Design MOTOR_TOP, start of the top module:
module MOTOR_TOP#(   
    parameter C_AXI_ID_WIDTH       = 4,         
    parameter C_AXI_ADDR_WIDTH     = 16,        
    parameter C_AXI_DATA_WIDTH     = 64,        
    parameter C_AXI_NBURST_SUPPORT = 1'b0,      
    parameter C_AXI_BURST_TYPE     = 2'b00,     
    parameter WATCH_DOG_WIDTH      = 12,         
    parameter C_ADDR_SUMOFFSET     =   32'h0000_1000,
    parameter C_ADDR_MOTOR2ETH     =   32'h0000_0000,       
    parameter C_ADDR_ETH2MOTOR     =   32'hE000_0000    
)(    
    input                               sys_clk,
    input                               sys_rst,
   	output                            	saxi_wready,  
   	input [C_AXI_ID_WIDTH-1:0]        	saxi_wid,     
   	input [C_AXI_ADDR_WIDTH-1:0]      	saxi_waddr,   
   	input [7:0]                       	saxi_wlen,    
   	input [2:0]                       	saxi_wsize,   
   	input [1:0]                       	saxi_wburst,  
   	input [1:0]                       	saxi_wlock,   
   	input [3:0]                       	saxi_wcache,  
   	input [2:0]                       	saxi_wprot,   
   	input                             	saxi_wvalid,  
   	output                            	saxi_wd_wready,   
   	input [C_AXI_DATA_WIDTH-1:0]      	saxi_wd_wdata,     
   	input [C_AXI_DATA_WIDTH/8-1:0]    	saxi_wd_wstrb,     
   	input                             	saxi_wd_wlast,     
   	input                             	saxi_wd_wvalid,    
   	output  [C_AXI_ID_WIDTH-1:0]      	saxi_wb_bid,      
   	output  [1:0]                     	saxi_wb_bresp,    
   	output                            	saxi_wb_bvalid,   
   	input                             	saxi_wb_bready,   
   	output                            	saxi_rready,      
   	input [C_AXI_ID_WIDTH-1:0]        	saxi_rid,         
   	input [C_AXI_ADDR_WIDTH-1:0]      	saxi_raddr,       
   	input [7:0]                       	saxi_rlen,        
   	input [2:0]                       	saxi_rsize,       
   	input [1:0]                       	saxi_rburst,      
   	input [1:0]                       	saxi_rlock,       
   	input [3:0]                       	saxi_rcache,      
   	input [2:0]                       	saxi_rprot,       
   	input                             	saxi_rvalid,      
  ...
Settings: LEC_CHECK=0, ABC_AREA=1, CAP_MARGIN=20, CORE_ASPECT_RATIO=1.74, CORE_MARGIN=4, CORE_UTILIZATION=56, CTS_CLUSTER_SIZE=16, GPL_ROUTABILITY_DRIVEN=1, HOLD_SLACK_MARGIN=-0.06, MAX_ROUTING_LAYER=met4, MIN_ROUTING_LAYER=met1, PLACE_DENSITY_LB_ADDON=0.27, SETUP_SLACK_MARGIN=0.65, SLEW_MARGIN=0; clock period 7.2 ns.
run.sh (not shown) runs the stock make flow with config.mk's settings and CLKGATE_MAP_FILE=.
Edit:
--- a/flow/config.mk
+++ b/flow/config.mk
@@ -8 +7,0 @@
-export ABC_AREA = 1
@@ -10,3 +9,3 @@
-export CORE_ASPECT_RATIO = 1.74
-export CORE_MARGIN = 4
-export CORE_UTILIZATION = 56
+export CORE_ASPECT_RATIO = 1.45
+export CORE_MARGIN = 2
+export CORE_UTILIZATION = 33
@@ -15,2 +13,0 @@
-export HOLD_SLACK_MARGIN = -0.06
-export MAX_ROUTING_LAYER = met4
@@ -20 +17 @@
-export SLEW_MARGIN = 0
+export SLEW_MARGIN = 20
=>
- sequential share of layout area went up by 1.1 points
- total power went down by 8.1%
- flip-flop count does not change
- routed wire length went down by 7.6%
- non-clock buffer count went up by 6
- combinational power went down by 69%
- die size went up by 51%
- cell area went down by 3.5%
- hold slack gets better by 0.029 ns
Edit:
==> flow/config.mk (replaced) <==
export PLATFORM = sky130hd
export DESIGN_NAME = MOTOR_TOP
export DESIGN_NICKNAME = MOTOR_TOP
export VERILOG_FILES = /design/flow/design.v
export SDC_FILE = /design/flow/constraint.sdc
export NUM_CORES = 4
export LEC_CHECK = 0
export CAP_MARGIN = 20
export CORE_MARGIN = 2
export CORE_UTILIZATION = 58
export SLEW_MARGIN = 20
==> flow/constraint.sdc (replaced) <==
create_clock -name core_clock -period 5.04 [get_ports {sys_clk}]
set_input_delay 1.0080 -clock core_clock [delete_from_list [all_inputs] [get_ports {sys_clk}]]
set_output_delay 1.0080 -clock core_clock [all_outputs]
set_load 0.01 [all_outputs]
Effect: The changed run finished clean; utilization is higher by 29 points; synthesized cell count is unchanged; clock-buffer cell count is lower by 4; cell count is lower by 11%; die size is lower by 43%; power is higher by 47%; worst setup slack gets worse by 0.69 ns; wire length is lower by 7.5%; clock skew is higher by 0.0044 ns.
Edit:
--- a/flow/config.mk
+++ b/flow/config.mk
@@ -8 +8 @@
-export CAP_MARGIN = 20
+export CAP_MARGIN = 40
@@ -10,2 +10,6 @@
-export CORE_UTILIZATION = 58
-export SLEW_MARGIN = 20
+export CORE_UTILIZATION = 72
+export CTS_CLUSTER_SIZE = 13
+export HOLD_SLACK_MARGIN = -0.06
+export PLACE_DENSITY_LB_ADDON = 0.24
+export SETUP_SLACK_MARGIN = 0.72
+export SLEW_MARGIN = 40
=> The new run finished with timing, DRC and antenna clean; total power drops by 2.8%; wire length grows by 3.9%; register-to-register slack is better by 0.33 ns; sequential share of layout area goes down by 0.50 points; clock power came out lower by about 6%; via count goes up by about 5%; area after synthesis stays the same.
Edit:
==> flow/config.mk (replaced) <==
export PLATFORM = sky130hd
export DESIGN_NAME = MOTOR_TOP
export DESIGN_NICKNAME = MOTOR_TOP
export VERILOG_FILES = /design/flow/design.v
export SDC_FILE = /design/flow/constraint.sdc
export NUM_CORES = 4
export LEC_CHECK = 0
export CAP_MARGIN = 20
export CORE_MARGIN = 2
export CORE_UTILIZATION = 17
export SLEW_MARGIN = 20
==> flow/constraint.sdc (replaced) <==
create_clock -name core_clock -period 14.8 [get_ports {sys_clk}]
set_input_delay 2.9600 -clock core_clock [delete_from_list [all_inputs] [get_ports {sys_clk}]]
set_output_delay 2.9600 -clock core_clock [all_outputs]
set_load 0.01 [all_outputs]
=>
- wire length came out higher by roughly a tenth
- total power came out lower by well over a third
- sequential cell count is unchanged
- via count came out lower by a few percent
- area after synthesis stays the same
- combinational power came out lower by well over a third

Setup of quartz:
Starting RTL as in the previous note.
==> flow/config.mk <==
export PLATFORM = sky130hd
export DESIGN_NAME = MOTOR_TOP
export DESIGN_NICKNAME = MOTOR_TOP
export VERILOG_FILES = /design/flow/design.v
export SDC_FILE = /design/flow/constraint.sdc
export NUM_CORES = 4
export LEC_CHECK = 0
export CAP_MARGIN = 20
export CELL_PAD_IN_SITES_GLOBAL_PLACEMENT = 3
export CORE_MARGIN = 2
export CORE_UTILIZATION = 40
export MIN_ROUTING_LAYER = met2
export PLACE_DENSITY = 0.38
export SETUP_SLACK_MARGIN = -0.86
export SLEW_MARGIN = 20
export TNS_END_PERCENT = 55
==> flow/constraint.sdc <==
create_clock -name core_clock -period 10.0 [get_ports {sys_clk}]
set_input_delay 2.0000 -clock core_clock [delete_from_list [all_inputs] [get_ports {sys_clk}]]
set_output_delay 2.0000 -clock core_clock [all_outputs]
set_load 0.01 [all_outputs]
[inputs] yarrow vs quartz
# quartz
export LEC_CHECK = 0
export CAP_MARGIN = 20
export CELL_PAD_IN_SITES_GLOBAL_PLACEMENT = 3
export CORE_MARGIN = 2
export CORE_UTILIZATION = 40
export MIN_ROUTING_LAYER = met2
export PLACE_DENSITY = 0.38
export SETUP_SLACK_MARGIN = -0.86
export SLEW_MARGIN = 20
export TNS_END_PERCENT = 55
create_clock -name core_clock -period 10.0 [get_ports {sys_clk}]
# yarrow
export LEC_CHECK = 0
export CAP_MARGIN = 20
export CORE_MARGIN = 2
export CORE_UTILIZATION = 23
export SLEW_MARGIN = 20
create_clock -name core_clock -period 8.67 [get_ports {sys_clk}]
[summary]
- Relative to quartz, HPWL after detailed placement has increased by 1.7% in yarrow.
- yarrow gives more number of well taps than quartz did.
- As far as number of nets at the end of the flow is concerned, quartz and yarrow perform about the same.
- Sort quartz and yarrow by proportion of power drawn by combinational gates desc -> top: quartz
- Taking quartz over yarrow, the maximum vdd drop ratio works out to 1.15.
- On clock-pin slew on the worst setup and hold paths, quartz and yarrow are basically level.
- Total number of vias (yarrow / quartz): 0.72
What fjord does differently from yarrow at the input level:
# yarrow
export LEC_CHECK = 0
export CAP_MARGIN = 20
export CORE_MARGIN = 2
export CORE_UTILIZATION = 23
export SLEW_MARGIN = 20
create_clock -name core_clock -period 8.67 [get_ports {sys_clk}]
# fjord
export LEC_CHECK = 0
export ABC_AREA = 1
export CAP_MARGIN = 20
export CORE_MARGIN = 2
export CORE_UTILIZATION = 66
export CTS_CLUSTER_SIZE = 99
export SLEW_MARGIN = 20
create_clock -name core_clock -period 7.72 [get_ports {sys_clk}]
Results
fjord reached the end of the flow, and the finished layout is clean on the timing, DRC and antenna checks.
Going from yarrow to fjord, number of placed instances with taps included shrinks by 3.2%.
Sort fjord and yarrow by post-route worst setup slack, descending, and yarrow comes first.
[fjord vs yarrow] fraction of area in non-clock buffers: lower in fjord

wip/onyx:
Starting RTL as in the previous note.
clock: 5.04 ns
lec_check: 0
cap_margin: 0
core_margin: 2
core_utilization: 72
cts_cluster_size: 13
hold_slack_margin: 0.29
place_density_lb_addon: 0.24
setup_slack_margin: 0.72
slew_margin: 40
Changes in wip/delta relative to wip/onyx:
# wip/onyx
export LEC_CHECK = 0
export CAP_MARGIN = 0
export CORE_MARGIN = 2
export CORE_UTILIZATION = 72
export CTS_CLUSTER_SIZE = 13
export HOLD_SLACK_MARGIN = 0.29
export PLACE_DENSITY_LB_ADDON = 0.24
export SETUP_SLACK_MARGIN = 0.72
export SLEW_MARGIN = 40
create_clock -name core_clock -period 5.04 [get_ports {sys_clk}]
# wip/delta
export LEC_CHECK = 0
export CAP_MARGIN = 20
export CORE_ASPECT_RATIO = 0.88
export CORE_MARGIN = 2
export CORE_UTILIZATION = 72
export CTS_CLUSTER_DIAMETER = 29
export CTS_CLUSTER_SIZE = 95
export PLACE_DENSITY_LB_ADDON = 0.3
export SETUP_SLACK_MARGIN = 0.73
export SLEW_MARGIN = 20
export TNS_END_PERCENT = 5
create_clock -name core_clock -period 5.04 [get_ports {sys_clk}]
--- outcome ---
Looking at startpoint-to-endpoint class of the critical path, the reg2reg result is from wip/delta; the reg2out one comes from wip/onyx. Relative to wip/onyx, layout overhead on the synthesized area has gone up in wip/delta. Final-layout worst hold slack (lower): wip/delta. Going from wip/onyx to wip/delta, power in combinational cells went up; die area stayed essentially flat; post-layout worst setup margin saw a decrease.
The following lists how wip/sierra was set up differently from wip/delta:
# wip/delta
export LEC_CHECK = 0
export CAP_MARGIN = 20
export CORE_ASPECT_RATIO = 0.88
export CORE_MARGIN = 2
export CORE_UTILIZATION = 72
export CTS_CLUSTER_DIAMETER = 29
export CTS_CLUSTER_SIZE = 95
export PLACE_DENSITY_LB_ADDON = 0.3
export SETUP_SLACK_MARGIN = 0.73
export SLEW_MARGIN = 20
export TNS_END_PERCENT = 5
create_clock -name core_clock -period 5.04 [get_ports {sys_clk}]
# wip/sierra
export LEC_CHECK = 0
export CAP_MARGIN = 20
export CORE_MARGIN = 2
export CORE_UTILIZATION = 71
export PLACE_DENSITY_LB_ADDON = 0.24
export SETUP_SLACK_MARGIN = 0.72
export SLEW_MARGIN = 20
create_clock -name core_clock -period 5.04 [get_ports {sys_clk}]
[summary]
- Comparing wip/sierra and wip/delta, the higher final-layout fill cell count was measured on wip/sierra.
- Total power (higher): wip/delta
- Setup slack in wip/sierra is larger than in wip/delta.
- Critical path capture point = inst_DAC_CTRL.data_sum[19]: wip/delta; critical path capture point = sclk: wip/sierra
- Changes observed in wip/sierra relative to wip/delta: vertical extent of the die rose by 11 µm; core utilization now smaller; horizontal extent of the die dropped about 5.4%.
- The number of placed instances with taps included was comparable across wip/sierra and wip/delta.
- wip/delta -> wip/sierra: total detailed-routing wirelength decreased by more than 10%
- Looking at final area, wip/sierra sits about 3% below wip/delta.
> inputs changed (wip/sierra -> wip/juniper)
# wip/sierra
export LEC_CHECK = 0
export CAP_MARGIN = 20
export CORE_MARGIN = 2
export CORE_UTILIZATION = 71
export PLACE_DENSITY_LB_ADDON = 0.24
export SETUP_SLACK_MARGIN = 0.72
export SLEW_MARGIN = 20
create_clock -name core_clock -period 5.04 [get_ports {sys_clk}]
# wip/juniper
export LEC_CHECK = 0
export CAP_MARGIN = 20
export CORE_MARGIN = 2
export CORE_UTILIZATION = 40
export SLEW_MARGIN = 20
create_clock -name core_clock -period 10.0 [get_ports {sys_clk}]
--- outcome ---
No stage failed in wip/juniper, and the final checks on the layout all came back clean. | worst hold slack | wip/sierra vs wip/juniper | ≈ equal |. Re instance area after placement: wip/sierra and wip/juniper aren't equal, and the higher value belongs to wip/juniper. Post-place setup slack was lower in wip/sierra than in wip/juniper. wip/juniper has delay of the slowest critical-path stage above what wip/sierra had. Compared with wip/sierra, wip/juniper shows a lower met3 global-route usage. Summary of wip/juniper over wip/sierra: length in cells of the worst reg-to-reg path lower; number of cells on the worst hold path roughly the same. Delta (wip/juniper minus wip/sierra): sequential share of power went down by 1.0 points, sequential share of layout area went up by 0.29 points, count of clock-buffer cells in the layout went up by 12.
Setup changes, wip/juniper to wip/pepper
# wip/juniper
export LEC_CHECK = 0
export CAP_MARGIN = 20
export CORE_MARGIN = 2
export CORE_UTILIZATION = 40
export SLEW_MARGIN = 20
create_clock -name core_clock -period 10.0 [get_ports {sys_clk}]
# wip/pepper
export LEC_CHECK = 0
export CAP_MARGIN = 20
export CORE_MARGIN = 2
export CORE_UTILIZATION = 72
export CTS_CLUSTER_SIZE = 99
export SLEW_MARGIN = 20
create_clock -name core_clock -period 13.4 [get_ports {sys_clk}]
Results
Comparing wip/juniper and wip/pepper, the higher power was measured on wip/juniper. Relative max-transition margin: wip/pepper vs wip/juniper down 6.7 points. Each of the runs, namely wip/juniper and wip/pepper, reached the end of the flow and came out clean. Compared with wip/juniper, the detailed router inserted more vias in wip/pepper. The higher fraction of met3 tracks used by global routing came out of wip/pepper. Per the comparison of wip/pepper with wip/juniper, post-synthesis cell count now sits at about the same level, clock input transition at the sequential cells of the worst setup and hold paths now sits at about the same level, detailed-routing iteration count for the pre-antenna-repair pass up 1, count of final setup violators held steady. wip/pepper does better than wip/juniper on wire length of the first global-routing pass. Looking at wip/juniper and wip/pepper, the adder-cell share of the synthesized area is a wash. Between wip/juniper and wip/pepper, the difference in proportion of power drawn by combinational gates is negligible.
Power is estimated from default activity; no workload was simulated.
